==> inputs of trial 98 <==
## ALU_TOP
module ALU_TOP 
#( parameter OP_DATA_WIDTH = 16 ,
             Arith_OUT_WIDTH = OP_DATA_WIDTH + OP_DATA_WIDTH ,            
             Logic_OUT_WIDTH = OP_DATA_WIDTH ,
             Shift_OUT_WIDTH = OP_DATA_WIDTH ,
             CMP_OUT_WIDTH = 3 
)
(
input  wire [OP_DATA_WIDTH-1:0]    A   ,
input  wire [OP_DATA_WIDTH-1:0]    B   ,
input  wire [3:0]                  ALU_FUNC ,
input  wire                        CLK ,
output wire [Arith_OUT_WIDTH-1:0]  Arith_OUT,
output wire                        Carry_OUT,
output wire                        Arith_Flag,
output wire [Logic_OUT_WIDTH-1:0]  Logic_OUT,
output wire                        Logic_Flag,
output wire [Shift_OUT_WIDTH-1:0]  Shift_OUT,
output wire                        Shift_Flag,
output wire [CMP_OUT_WIDTH-1:0]    CMP_OUT,
output wire                        CMP_Flag
);
Settings: LEC_CHECK=0, CAP_MARGIN=5, CELL_PAD_IN_SITES_DETAIL_PLACEMENT=1, CELL_PAD_IN_SITES_GLOBAL_PLACEMENT=3, CORE_MARGIN=7, CORE_UTILIZATION=56, CTS_CLUSTER_DIAMETER=66, CTS_CLUSTER_SIZE=54, GPL_ROUTABILITY_DRIVEN=1, MAX_ROUTING_LAYER=met5, MIN_ROUTING_LAYER=met1, PLACE_DENSITY=0.93, SETUP_SLACK_MARGIN=0.1, SLEW_MARGIN=20, TNS_END_PERCENT=80; clock period 100.0 ns.
run.sh (not shown) runs the stock make flow with config.mk's settings and CLKGATE_MAP_FILE=.
==> inputs of build 9, as changes to trial 98 <==
==> flow/config.mk (replaced) <==
export PLATFORM = sky130hd
export DESIGN_NAME = ALU_TOP
export DESIGN_NICKNAME = ALU_TOP
export VERILOG_FILES = /design/flow/design.v
export SDC_FILE = /design/flow/constraint.sdc
export NUM_CORES = 4
export LEC_CHECK = 0
export CAP_MARGIN = 0
export CORE_MARGIN = 2
export CORE_UTILIZATION = 70
export CTS_CLUSTER_DIAMETER = 203
export CTS_CLUSTER_SIZE = 38
export MAX_ROUTING_LAYER = met4
export MIN_ROUTING_LAYER = met1
export SETUP_SLACK_MARGIN = 0.1
export SLEW_MARGIN = 20
export TNS_END_PERCENT = 80
==> flow/constraint.sdc (replaced) <==
create_clock -name core_clock -period 93.2 [get_ports {CLK}]
set_input_delay 18.6400 -clock core_clock [delete_from_list [all_inputs] [get_ports {CLK}]]
set_output_delay 18.6400 -clock core_clock [all_outputs]
set_load 0.01 [all_outputs]
==> qor summary <==
|  | build 9 | trial 98 |
|---|---|---|
| Share of the yosys chip area belonging to registers | 0.0413 | 0.0413 |
| Standard cell core area | 0.0477 mm^2 | 0.0601 mm^2 |
| Chip area line of the yosys report | 0.0339 mm^2 | 0.0339 mm^2 |
| Proportion of netlist area held by the largest area contributor | 0.201 | 0.201 |
| Number of instances in the synthesized netlist | 4,529 | 4,529 |
| Adder-cell share of the synthesized area | 0.317 | 0.317 |
| Post-Synthesis Cell Area | 0.0339 mm^2 | 0.0339 mm^2 |
| MUX area fraction | 0.0467 | 0.0467 |
| Most frequently used cell type in the post-synthesis netlist | sky130_fd_sc_hd__ha_1 | sky130_fd_sc_hd__ha_1 |
| Per-instance average area after synthesis | 7.49 um^2 | 7.49 um^2 |
| Distinct cells, synth | 129 | 129 |
| Top cell type by total area after synthesis | sky130_fd_sc_hd__ha_1 | sky130_fd_sc_hd__ha_1 |
| Status | aborted with a tool error | aborted with a tool error |
| Last stage reached | global routing (5_1_grt) | global placement without I/O (3_1_place_gp_skip_io) |
| Fp_density | 0.710 | 0.564 |
| Top flip-flop cell by instance count after synthesis | sky130_fd_sc_hd__dfxtp_1 | sky130_fd_sc_hd__dfxtp_1 |
| And-or/or-and share of the synthesized area | 0.250 | 0.250 |
| Synth Warn # | 5 | 5 |
| Num rows | 80 | 90 |
| Number of enable flip-flop cells | 0 | 0 |
| Fraction of registers with async set/reset | 0 | 0 |
| Area of the die | 0.0502 mm^2 | 0.0676 mm^2 |
| XOR-XNOR Cells, Area Fraction | 0.0601 | 0.0601 |
| Synthesized registers | 70 | 70 |
| Simple-gate share of the synthesized area | 0.224 | 0.224 |
| Horizontal die dimension | 224 um | 260 um |
| Die span in y | 224 um | 260 um |
| Post-synthesis cell count from yosys | 4,529 | 4,529 |

* * *

==> v11 <==
==> flow/design.v <==
module Decoder (
input  wire [1:0] IN ,
output reg  [3:0] OUT
);
always @(*)
  begin
  OUT = 4'b0000 ;
    case (IN)
     2'b00 : OUT = 4'b0001 ;
     2'b01 : OUT = 4'b0010 ;          
     2'b10 : OUT = 4'b0100 ;     
     2'b11 : OUT = 4'b1000 ;     
   endcase
 end 
 endmodule
module ARITHMETIC_UNIT 
#( parameter IN_DATA_WIDTH = 16,
             OUT_DATA_WIDTH = 16
)
(
input  wire [IN_DATA_WIDTH-1:0]   A   ,
input  wire [IN_DATA_WIDTH-1:0]   B   ,
input  wire [1:0]                 ALU_FUNC ,
input  wire                       CLK ,
input  wire                       Arith_enable ,
output reg                        Carry_OUT,
output reg [OUT_DATA_WIDTH-1:0]   Arith_OUT,
output reg                        Arith_Flag
);
reg [OUT_DATA_WIDTH-1:0]  Arith_OUT_comb  ;
reg                       Arith_Flag_comb ;
wire                      Carry_OUT_comb  ;
always @ (posedge CLK)
 begin 
   Arith_OUT <= Arith_OUT_comb ;
   Carry_OUT <= Carry_OUT_comb ;
   Arith_Flag <= Arith_Flag_comb ;
	end
always @ (*)
 begin 
    Arith_OUT_comb = 1'b0 ;
    Arith_Flag_comb = 1'b0 ;
	if(Arith_enable)
      case (ALU_FUNC)
      2'b00 : begin
              Arith_OUT_comb = A + B ;
              Arith_Flag_comb = 1'b1 ;              
		      end
      2'b01 : begin
              Arith_OUT_comb = A - B ;
              Arith_Flag_comb = 1'b1 ;           
		      end
      2'b10 : begin
              Arith_OUT_comb = A * B ;
              Arith_Flag_comb = 1'b1 ;           
		      end
      2'b11 : begin
              Arith_OUT_comb = (B == 0) ? {IN_DATA_WIDTH{1'b1}} : A / B ;   
              Arith_Flag_comb = 1'b1 ;           
		      end
      endcase
	else
	 begin
      Arith_OUT_comb = 'b0 ;
      Arith_Flag_comb = 1'b0 ;
     end
 end
assign Carry_OUT_comb = Arith_OUT_comb [IN_DATA_WIDTH] ;
 endmodule
module LOGIC_UNIT 
#( parameter IN_DATA_WIDTH = 16 ,
             OUT_DATA_WIDTH = 16
)
(
input  wire [IN_DATA_WIDTH-1:0]  A   ,
input  wire [IN_DATA_WIDTH-1:0]  B   ,
input  wire [1:0]                ALU_FUNC ,
input  wire                      CLK ,
input  wire                      Logic_enable ,
output reg [OUT_DATA_WIDTH-1:0]  Logic_OUT,
output reg                       Logic_Flag
);
reg [OUT_DATA_WIDTH-1:0]  Logic_OUT_comb  ;
reg                       Logic_Flag_comb ;
always @ (posedge CLK)
 begin 
   Logic_OUT  <= Logic_OUT_comb ;
   Logic_Flag <= Logic_Flag_comb ;
	end
always @ (*)
 begin 
    Logic_OUT_comb = 1'b0 ;
    Logic_Flag_comb = 1'b0 ;
	if(Logic_enable)
      case (ALU_FUNC)
      2'b00 : begin
              Logic_OUT_comb = A & B ;
              Logic_Flag_comb = 1'b1 ;              
		      end
      2'b01 : begin
              Logic_OUT_comb = A | B ;
              Logic_Flag_comb = 1'b1 ;           
		      end
      2'b10 : begin
              Logic_OUT_comb = ~(A & B) ;
              Logic_Flag_comb = 1'b1 ;           
		      end
      2'b11 : begin
              Logic_OUT_comb = ~(A | B) ;
              Logic_Flag_comb = 1'b1 ;           
		      end
      endcase
	else
	 begin
      Logic_OUT_comb = 1'b0 ;
      Logic_Flag_comb = 1'b0 ;
     end
 end
 endmodule
module SHIFT_UNIT 
#( parameter IN_DATA_WIDTH = 16 ,
             OUT_DATA_WIDTH = 16
)
(
input  wire [IN_DATA_WIDTH-1:0]  A   ,
input  wire [IN_DATA_WIDTH-1:0]  B   ,
input  wire [1:0]                ALU_FUNC ,
input  wire                      CLK ,
input  wire                      Shift_enable ,
output reg  [OUT_DATA_WIDTH-1:0] Shift_OUT,
output reg                       Shift_Flag
);
reg [OUT_DATA_WIDTH-1:0]  Shift_OUT_comb  ;
reg                       Shift_Flag_comb ;
always @ (posedge CLK)
 begin 
   Shift_OUT  <= Shift_OUT_comb ;
   Shift_Flag <= Shift_Flag_comb ;
	end
always @ (*)
 begin 
    Shift_OUT_comb = 1'b0 ;
    Shift_Flag_comb = 1'b0 ;
	if(Shift_enable)
      case (ALU_FUNC)
      2'b00 : begin
              Shift_OUT_comb = A >> 1  ;
              Shift_Flag_comb = 1'b1 ;              
		      end
      2'b01 : begin
              Shift_OUT_comb = A << 1 ;
              Shift_Flag_comb = 1'b1 ;           
		      end
      2'b10 : begin
              Shift_OUT_comb = B >> 1 ;
              Shift_Flag_comb = 1'b1 ;           
		      end
      2'b11 : begin
              Shift_OUT_comb = B << 1 ;
              Shift_Flag_comb = 1'b1 ;           
		      end
      endcase
	else
	 begin
      Shift_OUT_comb = 1'b0 ;
      Shift_Flag_comb = 1'b0 ;
     end
 end
 endmodule
module CMP_UNIT 
#( parameter IN_DATA_WIDTH  = 16,
             OUT_DATA_WIDTH = 16
)
(
input  wire [IN_DATA_WIDTH-1:0]   A   ,
input  wire [IN_DATA_WIDTH-1:0]   B   ,
input  wire [1:0]                 ALU_FUNC ,
input  wire                       CLK ,
input  wire                       CMP_enable ,
output reg  [OUT_DATA_WIDTH-1:0]  CMP_OUT ,
output reg                        CMP_Flag
);
reg [OUT_DATA_WIDTH-1:0]  CMP_OUT_comb  ;
reg                       CMP_Flag_comb ;
always @ (posedge CLK)
 begin 
   CMP_OUT  <= CMP_OUT_comb ;
   CMP_Flag <= CMP_Flag_comb ;
	end
always @ (*)
 begin 
    CMP_OUT_comb = 1'b0 ;
    CMP_Flag_comb = 1'b0 ;
	if(CMP_enable)
      case (ALU_FUNC)
      2'b00 : begin
              CMP_OUT_comb = 'b0  ;
              CMP_Flag_comb = 1'b1 ;              
		      end
      2'b01 : begin
              CMP_Flag_comb = 1'b1 ;  
              if (A==B)
                CMP_OUT_comb = 'b1;
              else
                CMP_OUT_comb = 'b0;			  
		      end
      2'b10 : begin
              CMP_Flag_comb = 1'b1 ;  
              if (A>B)
                CMP_OUT_comb = 'b10;
              else
                CMP_OUT_comb = 'b0;			  
		      end
      2'b11 : begin
              CMP_Flag_comb = 1'b1 ; 
              if (A<B)
                CMP_OUT_comb = 'b11;
              else
                CMP_OUT_comb = 'b0;			  
		      end
      endcase
	else
	 begin
      CMP_OUT_comb = 'b0 ;
      CMP_Flag_comb = 1'b0 ;
     end
 end
 endmodule
module ALU_TOP 
#( parameter OP_DATA_WIDTH = 16 ,
             Arith_OUT_WIDTH = OP_DATA_WIDTH + OP_DATA_WIDTH ,            
             Logic_OUT_WIDTH = OP_DATA_WIDTH ,
             Shift_OUT_WIDTH = OP_DATA_WIDTH ,
             CMP_OUT_WIDTH = 3 
)
(
input  wire [OP_DATA_WIDTH-1:0]    A   ,
input  wire [OP_DATA_WIDTH-1:0]    B   ,
input  wire [3:0]                  ALU_FUNC ,
input  wire                        CLK ,
output wire [Arith_OUT_WIDTH-1:0]  Arith_OUT,
output wire                        Carry_OUT,
output wire                        Arith_Flag,
output wire [Logic_OUT_WIDTH-1:0]  Logic_OUT,
output wire                        Logic_Flag,
output wire [Shift_OUT_WIDTH-1:0]  Shift_OUT,
output wire                        Shift_Flag,
output wire [CMP_OUT_WIDTH-1:0]    CMP_OUT,
output wire                        CMP_Flag
);
wire                  CMP_enable ;
wire                  Shift_enable ;
wire                  Logic_enable ;
wire                  Arith_enable ;
Decoder U0 (
.IN(ALU_FUNC[3:2]),
.OUT({Shift_enable,CMP_enable,Logic_enable,Arith_enable})
);
ARITHMETIC_UNIT # ( .IN_DATA_WIDTH(OP_DATA_WIDTH), .OUT_DATA_WIDTH(Arith_OUT_WIDTH)) U0_ARITHMETIC_UNIT (
.A(A),
.B(B),
.ALU_FUNC(ALU_FUNC[1:0]),
.CLK(CLK),
.Arith_enable(Arith_enable),
.Arith_OUT(Arith_OUT),
.Carry_OUT(Carry_OUT),
.Arith_Flag(Arith_Flag)
);
LOGIC_UNIT # ( .IN_DATA_WIDTH(OP_DATA_WIDTH), .OUT_DATA_WIDTH(Logic_OUT_WIDTH)) U0_LOGIC_UNIT (
.A(A),
.B(B),
.ALU_FUNC(ALU_FUNC[1:0]),
.CLK(CLK),
.Logic_enable(Logic_enable),
.Logic_OUT(Logic_OUT),
.Logic_Flag(Logic_Flag)
);
SHIFT_UNIT # ( .IN_DATA_WIDTH(OP_DATA_WIDTH), .OUT_DATA_WIDTH(Shift_OUT_WIDTH)) U0_SHIFT_UNIT (
.A(A),
.B(B),
.ALU_FUNC(ALU_FUNC[1:0]),
.CLK(CLK),
.Shift_enable(Shift_enable),
.Shift_OUT(Shift_OUT),
.Shift_Flag(Shift_Flag)
);
CMP_UNIT # ( .IN_DATA_WIDTH(OP_DATA_WIDTH), .OUT_DATA_WIDTH(CMP_OUT_WIDTH)) U0_CMP_UNIT (
.A(A),
.B(B),
.ALU_FUNC(ALU_FUNC[1:0]),
.CLK(CLK),
.CMP_enable(CMP_enable),
.CMP_OUT(CMP_OUT),
.CMP_Flag(CMP_Flag)
);
endmodule
==> flow/run.sh <==
#!/bin/bash
# the make line also repeats each setting of config.mk as NAME=value (left out here)
make -C /OpenROAD-flow-scripts/flow DESIGN_CONFIG=/design/flow/config.mk WORK_HOME=/design/flow/orfs CLKGATE_MAP_FILE= finish
==> flow/config.mk <==
export PLATFORM = sky130hd
export DESIGN_NAME = ALU_TOP
export DESIGN_NICKNAME = ALU_TOP
export VERILOG_FILES = /design/flow/design.v
export SDC_FILE = /design/flow/constraint.sdc
export NUM_CORES = 4
export LEC_CHECK = 0
export CAP_MARGIN = 20
export CORE_MARGIN = 2
export CORE_UTILIZATION = 70
export CTS_CLUSTER_DIAMETER = 348
export CTS_CLUSTER_SIZE = 38
export MAX_ROUTING_LAYER = met4
export MIN_ROUTING_LAYER = met1
export SETUP_SLACK_MARGIN = 0.1
export SLEW_MARGIN = 20
export TNS_END_PERCENT = 5
==> flow/constraint.sdc <==
create_clock -name core_clock -period 82.6 [get_ports {CLK}]
set_input_delay 16.5200 -clock core_clock [delete_from_list [all_inputs] [get_ports {CLK}]]
set_output_delay 16.5200 -clock core_clock [all_outputs]
set_load 0.01 [all_outputs]
==> inputs of v10, as changes to v11 <==
Settings changed: CELL_PAD_IN_SITES_DETAIL_PLACEMENT set to 2, CORE_UTILIZATION 70 to 40, CTS_CLUSTER_DIAMETER 348 to 129, CTS_CLUSTER_SIZE 38 to unset, MAX_ROUTING_LAYER met4 to unset, MIN_ROUTING_LAYER met1 to unset, SETUP_SLACK_MARGIN 0.1 to unset, TNS_END_PERCENT 5 to unset.
==> flow/constraint.sdc (replaced) <==
create_clock -name core_clock -period 105.0 [get_ports {CLK}]
set_input_delay 21.0000 -clock core_clock [delete_from_list [all_inputs] [get_ports {CLK}]]
set_output_delay 21.0000 -clock core_clock [all_outputs]
set_load 0.01 [all_outputs]
==> inputs of v22, as changes to v11 <==
Settings changed: CORE_UTILIZATION 70 to 71, CTS_CLUSTER_DIAMETER 348 to 112, HOLD_SLACK_MARGIN set to -0.02, MAX_ROUTING_LAYER met4 to unset, PLACE_DENSITY_LB_ADDON set to 0.06, SETUP_SLACK_MARGIN 0.1 to -2.0, TNS_END_PERCENT 5 to 80.
==> flow/constraint.sdc (replaced) <==
create_clock -name core_clock -period 100.0 [get_ports {CLK}]
set_input_delay 20.0000 -clock core_clock [delete_from_list [all_inputs] [get_ports {CLK}]]
set_output_delay 20.0000 -clock core_clock [all_outputs]
set_load 0.01 [all_outputs]
==> qor summary <==
| quantity | v22 | v11 | v10 |
|---|---|---|---|
| Final Wtd Congestion | 1.05 | 1.07 | 0.953 |
| Synth Area in Simple Gates | 22.4% | 22.4% | 22.4% |
| Die x size | 223 µm | 224 µm | 295 µm |
| Combined area of all synthesized cells | 33,900 µm² | 33,900 µm² | 33,900 µm² |
| Vertical die dimension | 223 µm | 224 µm | 295 µm |
| Standard cell core area | 47,400 µm² | 47,700 µm² | 83,800 µm² |
| Pre-CTS setup slack | -3410 ps | -14,360 ps | -14,780 ps |
| Overall die area | 49,500 µm² | 50,200 µm² | 87,100 µm² |
| Xor/xnor share | 6.01% | 6.01% | 6.01% |
| Fa+ha+maj area frac | 31.7% | 31.7% | 31.7% |
| Synthesized chip area reported by yosys | 33,900 µm² | 33,900 µm² | 33,900 µm² |
| Fraction of the yosys area taken by sequential cells | 4.13% | 4.13% | 4.13% |
| Pre-Place Util | 71.5% | 71.0% | 40.5% |
| Cell count after placement | 5,346 | 6,395 | 5,843 |
| Number of cells in Yosys stat | 4,529 | 4,529 | 4,529 |
| Placement row count | 80 | 80 | 106 |
| Number of enable flip-flop cells | 0 | 0 | 0 |
| Cell area after placement | 37,300 µm² | 45,600 µm² | 37,600 µm² |
| Run status | failed layout checks | did not finish | did not finish |
| Stage where the flow stopped | - | clock tree synthesis | clock tree synthesis |
| Violated checks | max-capacitance violations, max-slew violations, negative setup slack | - | - |
| Post-synthesis async set-or-reset flop share | 0% | 0% | 0% |
| Post-DP HPWL | 85,300 µm | 130,000 µm | 180,000 µm |
| Synth mux share | 4.67% | 4.67% | 4.67% |
| Number of instances in the synthesized netlist | 4,529 | 4,529 | 4,529 |
